==> job 6090: inputs <==
==> flow/design.v <==
module alu (
    input  [18:0] a,
    input  [18:0] b,
    input  [4:0]  opcode,
    output reg [37:0] outau
);
always @(*) begin
    case (opcode)
        5'b00000: outau = {19'b0, a + b};         
        5'b00001: outau = {19'b0, a - b};         
        5'b00010: outau = a * b;                  
        5'b00011: outau = (b != 0) ? {19'b0, a / b} : 38'b0;  
        5'b00100: outau = {19'b0, a + 19'd1};     
        5'b00101: outau = {19'b0, a - 19'd1};     
        5'b00110: outau = {19'b0, a & b};         
        5'b00111: outau = {19'b0, a | b};         
        5'b01000: outau = {19'b0, a ^ b};         
        5'b01001: outau = {19'b0, ~a};            
        default : outau = 38'b0;                  
    endcase
end
endmodule
module program_counter (
    input clk,
    input rst,
    input pc_enable,
    input [1:0] pc_sel,            
    input [18:0] target_addr,      
    output reg [18:0] pc
);
always @(posedge clk or posedge rst) begin
    if (rst) begin
        pc <= 19'd0;
    end 
    else if (pc_enable) begin
        case (pc_sel)
            2'b00: pc <= pc + 1;         
            2'b01: pc <= target_addr;        
            2'b10: pc <= target_addr;        
            2'b11: pc <= target_addr;        
        endcase
    end
end
endmodule
module inst_reg (
    input clk,
    input load_IR,
    input [18:0] ins,               
    output reg [4:0] opcode,        
    output reg [3:0] rs1, rs2, rd,  
    output reg [13:0] addr_imm,     
    output reg [5:0] branch_offset  
);
    localparam OPC_ADD   = 5'd0,
               OPC_SUB   = 5'd1,
               OPC_MUL   = 5'd2,
               OPC_DIV   = 5'd3,
               OPC_INC   = 5'd4,
               OPC_DEC   = 5'd5,
               OPC_AND   = 5'd6,
               OPC_OR    = 5'd7,
               OPC_XOR   = 5'd8,
               OPC_NOT   = 5'd9,
               OPC_LD    = 5'd10,
               OPC_ST    = 5'd11,
               OPC_BEQ   = 5'd12,
               OPC_BNE   = 5'd13,
               OPC_JMP   = 5'd14,
               OPC_CALL  = 5'd15;
    always @(posedge clk) begin
        if (load_IR) begin
            opcode <= ins[18:14];
            rs1 <= 4'd0;
            rs2 <= 4'd0;
            rd <= 4'd0;
            addr_imm <= 14'd0;
            branch_offset <= 6'd0;
            case (ins[18:14])
                OPC_ADD, OPC_SUB, OPC_MUL, OPC_DIV,
                OPC_INC, OPC_DEC, OPC_AND, OPC_OR,
                OPC_XOR, OPC_NOT: begin
                    rs1 <= ins[13:10];
                    rs2 <= ins[9:6];
                    rd  <= ins[5:2];
                end
                OPC_LD, OPC_ST: begin
                    rs1 <= ins[13:10];             
                    rs2 <= ins[9:6];               
                    addr_imm <= {8'd0, ins[5:0]};  
                end
                OPC_BEQ, OPC_BNE: begin
                    rs1 <= ins[13:10];            
                    rs2 <= ins[9:6];              
                    branch_offset <= ins[5:0];    
                end
                OPC_JMP, OPC_CALL: begin
                    addr_imm <= ins[13:0];        
                end
                default: begin
                end
            endcase
        end
    end
endmodule
module reg_file (
    input clk,
    input rst,
    input reg_write,                  
    input [4:0] read_reg1,            
    input [4:0] read_reg2,            
    input [4:0] write_reg,            
    input [18:0] write_data,          
    output [18:0] read_data1,         
    output [18:0] read_data2          
);
    reg [18:0] registers [0:31];
    assign read_data1 = registers[read_reg1];
    assign read_data2 = registers[read_reg2];
    integer i;
    always @(posedge clk or posedge rst) begin
        if (rst) begin
            for (i = 0; i < 32; i = i + 1)
                registers[i] <= 19'd0;
        end else if (reg_write) begin
                        registers[write_reg] <= write_data;
        end
    end
endmodule
module control_unit (
    input clk, rst,
    input [4:0] opcode,                     	 
    input regs_equal,				 
    output reg mem_read,			 
    output reg mem_write,			 
    output reg reg_write,			 
    output reg load_IR,				 
    output reg pc_enable,			 
    output reg [4:0] ALU_op,			 
    output reg [1:0] pc_sel,			 
    output halted				 
);
    parameter FETCH = 3'b000, EXECUTE = 3'b001, MEMORY = 3'b010,
              WRITBK = 3'b011, CONTROL = 3'b100, HALT = 3'b101;
    reg [2:0] state, next_state;
    assign halted = (state == HALT);
    always @(posedge clk or posedge rst) begin
        if (rst)
            state <= FETCH;
        else
            state <= next_state;
    end
    always @(*) begin
        case (state)
            FETCH: next_state = EXECUTE;
            EXECUTE: begin
                case (opcode)
                    5'b01010, 5'b01011: next_state = MEMORY;   				 
                    5'b01100, 5'b01101, 5'b01110, 5'b01111: next_state = CONTROL;	 
                    5'b00000, 5'b00001, 5'b00010, 5'b00011, 5'b00100,
                    5'b00101, 5'b00110, 5'b00111, 5'b01000, 5'b01001: next_state = WRITBK;  
                    5'b11111: next_state = HALT;					 
                    default: next_state = FETCH;					 
                endcase
            end
            MEMORY: begin
                if (opcode == 5'b01010)
                    next_state = WRITBK;	  
                else
                    next_state = FETCH;  	 
            end
            WRITBK: next_state = FETCH;
            CONTROL: next_state = FETCH;
            HALT: next_state = HALT;
            default: next_state = FETCH;
        endcase
    end
    always @(*) begin
        mem_read = 0;
        mem_write = 0;
        reg_write = 0;
        load_IR = 0;
        pc_enable = 0;
        ALU_op = 5'b00000;
        pc_sel = 2'b00;
        case (state)
            FETCH: begin
                mem_read = 1;
                load_IR = 1;
                pc_enable = 1;
                pc_sel = 2'b00;
            end
            EXECUTE: begin
                ALU_op = opcode;
            end
            MEMORY: begin
                if (opcode == 5'b01010)
                    mem_read = 1;        
                else
                    mem_write = 1;       
            end
            WRITBK: begin
                ALU_op = opcode;
                if (opcode != 5'b01011)  
                    reg_write = 1;
            end
            CONTROL: begin
                case (opcode)
                    5'b01100: begin pc_enable = regs_equal;  pc_sel = 2'b01; end  
                    5'b01101: begin pc_enable = !regs_equal; pc_sel = 2'b01; end  
                    5'b01110, 5'b01111: begin pc_enable = 1; pc_sel = 2'b10; end  
                    default: ;
                endcase
            end
            default: ;
        endcase
    end
endmodule
module top_module (
    input clk,
    input rst,
    output [18:0] imem_addr,               
    input  [18:0] imem_rdata,              
    output [8:0]  dmem_addr,               
    input  [18:0] dmem_rdata,              
    output [18:0] dmem_wdata,              
    output        dmem_we,                 
    output        halt                     
);
    wire [4:0] opcode;
    wire [3:0] rs1, rs2, rd;
    wire [13:0] addr_imm;
    wire [5:0] branch_offset;
    wire [4:0] alu_opcode;
    wire [1:0] pc_sel;
    wire [18:0] reg_data1, reg_data2;
    wire [37:0] alu_result;
    wire mem_read, mem_write, reg_write, load_IR, pc_enable;
    wire [18:0] pc_value;
    wire [18:0] target_addr;
    reg [18:0] mem_read_data;
    always @(posedge clk) begin
        if (mem_read)
            mem_read_data <= dmem_rdata;
    end
    wire is_load = (opcode == 5'b01010);
    wire [3:0]  wb_reg  = is_load ? rs2 : rd;
    wire [18:0] wb_data = is_load ? mem_read_data : alu_result[18:0];
    wire [18:0] ea      = reg_data1 + {5'd0, addr_imm};
    assign imem_addr  = pc_value;
    assign dmem_addr  = ea[8:0];
    assign dmem_wdata = reg_data2;
    assign dmem_we    = mem_write;
    assign target_addr = (pc_sel == 2'b01) ? (pc_value + {{13{branch_offset[5]}}, branch_offset}) : {5'd0, addr_imm};
    program_counter PC (
        .clk(clk),
        .rst(rst),
        .pc_enable(pc_enable),
        .pc_sel(pc_sel),
        .target_addr(target_addr),
        .pc(pc_value)
    );
    inst_reg IR (
        .clk(clk),
        .load_IR(load_IR),
        .ins(imem_rdata),
        .opcode(opcode),
        .rs1(rs1),
        .rs2(rs2),
        .rd(rd),
        .addr_imm(addr_imm),
        .branch_offset(branch_offset)
    );
    control_unit CU (
        .clk(clk),
        .rst(rst),
        .opcode(opcode),
        .regs_equal(reg_data1 == reg_data2),
        .mem_read(mem_read),
        .mem_write(mem_write),
        .reg_write(reg_write),
        .load_IR(load_IR),
        .pc_enable(pc_enable),
        .ALU_op(alu_opcode),
        .pc_sel(pc_sel),
        .halted(halt)
    );
    reg_file RF (
        .clk(clk),
        .rst(rst),
        .reg_write(reg_write),
        .read_reg1({1'b0, rs1}),
        .read_reg2({1'b0, rs2}),
        .write_reg({1'b0, wb_reg}),
        .write_data(wb_data),
        .read_data1(reg_data1),
        .read_data2(reg_data2)
    );
    alu ALU (
        .a(reg_data1),
        .b(reg_data2),
        .opcode(alu_opcode),
        .outau(alu_result)
    );
endmodule
==> flow/run.sh <==
#!/bin/bash
# the make line also repeats each setting of config.mk as NAME=value (left out here)
make -C /OpenROAD-flow-scripts/flow DESIGN_CONFIG=/design/flow/config.mk WORK_HOME=/design/flow/orfs CLKGATE_MAP_FILE= finish
==> flow/config.mk <==
export PLATFORM = sky130hd
export DESIGN_NAME = top_module
export DESIGN_NICKNAME = top_module
export VERILOG_FILES = /design/flow/design.v
export SDC_FILE = /design/flow/constraint.sdc
export NUM_CORES = 4
export LEC_CHECK = 0
export ABC_AREA = 1
export CAP_MARGIN = 20
export CORE_MARGIN = 2
export CORE_UTILIZATION = 72
export CTS_CLUSTER_DIAMETER = 233
export CTS_CLUSTER_SIZE = 79
export HOLD_SLACK_MARGIN = -0.08
export PLACE_DENSITY_LB_ADDON = 0.01
export SETUP_SLACK_MARGIN = 3.8
export SLEW_MARGIN = 20
export TNS_END_PERCENT = 5
==> flow/constraint.sdc <==
create_clock -name core_clock -period 39.5 [get_ports {clk}]
set_input_delay 7.9000 -clock core_clock [delete_from_list [all_inputs] [get_ports {clk}]]
set_output_delay 7.9000 -clock core_clock [all_outputs]
set_load 0.01 [all_outputs]
==> inputs of job 2762, as changes to job 6090 <==
Settings changed: ABC_AREA 1 to unset, CORE_UTILIZATION 72 to 38, CTS_CLUSTER_DIAMETER 233 to unset, CTS_CLUSTER_SIZE 79 to unset, HOLD_SLACK_MARGIN -0.08 to unset, PLACE_DENSITY_LB_ADDON 0.01 to unset, SETUP_SLACK_MARGIN 3.8 to unset, TNS_END_PERCENT 5 to unset.
==> flow/constraint.sdc (replaced) <==
create_clock -name core_clock -period 38.0 [get_ports {clk}]
set_input_delay 7.6000 -clock core_clock [delete_from_list [all_inputs] [get_ports {clk}]]
set_output_delay 7.6000 -clock core_clock [all_outputs]
set_load 0.01 [all_outputs]
==> inputs of job 6618, as changes to job 6090 <==
Settings changed: ABC_AREA 1 to unset, CORE_UTILIZATION 72 to 15, CTS_CLUSTER_DIAMETER 233 to unset, CTS_CLUSTER_SIZE 79 to unset, HOLD_SLACK_MARGIN -0.08 to unset, PLACE_DENSITY_LB_ADDON 0.01 to unset, SETUP_SLACK_MARGIN 3.8 to unset, TNS_END_PERCENT 5 to unset.
==> flow/constraint.sdc (replaced) <==
create_clock -name core_clock -period 47.2 [get_ports {clk}]
set_input_delay 9.4400 -clock core_clock [delete_from_list [all_inputs] [get_ports {clk}]]
set_output_delay 9.4400 -clock core_clock [all_outputs]
set_load 0.01 [all_outputs]
==> comparison table <==
quantity                                                                        job 2762                         job 6618                job 6090
Outcome                                                 no timing/DRC/antenna violations  no timing/DRC/antenna violations  stopped before the end
Last stage reached                                                                     -                                -          global routing
TritonCTS clock tree                                                                done                             done                       -
Number of clock-tree buffers in the layout                                            60                               62                       -
Buffer-and-inverter tally for the worst setup path                                    20                               14                       -
Met1 wire length                                                                 77.8 mm                          70.8 mm                       -
Placed Instances                                                                    6595                             8287                    6550
Routed length on met3                                                            22.2 mm                          19.7 mm                       -
Worst reg2reg path depth                                                             194                              191                       -
Logic share of the area                                                            58.2%                            59.0%                       -
Area fraction in mux cells                                                         4.98%                            4.98%                      0%
Post-Route Utilization                                                             48.4%                            17.9%                       -
Post-detailed-route count of antenna-violating nets                                    0                                0                       -
Post-route clock skew                                                          0.0372 ns                        0.0446 ns                       -
Detailed Route WL                                                                 185 mm                           176 mm                       -
Termination of the worst setup path                      RF.registers[10][0]$_DFFE_PP0P_  RF.registers[13][0]$_DFFE_PP0P_                       -
Registers                                                                            385                              385                       -
Achievable clock frequency                                                      27.0 MHz                         22.7 MHz                       -
Core region area                                                              103000 µm²                       263000 µm²               54000 µm²
Max stage delay cell, worst path                                 sky130_fd_sc_hd__nor2_2        sky130_fd_sc_hd__a222oi_1                       -
Mapped Avg Cell Area                                                            8.27 µm²                         8.27 µm²                6.90 µm²
Aoi share                                                                          24.3%                            24.3%                   14.7%
Final critical path time including I/O delays and setup                         37.07 ns                         44.12 ns                       -
Die Ht                                                                            327 µm                           518 µm                  238 µm
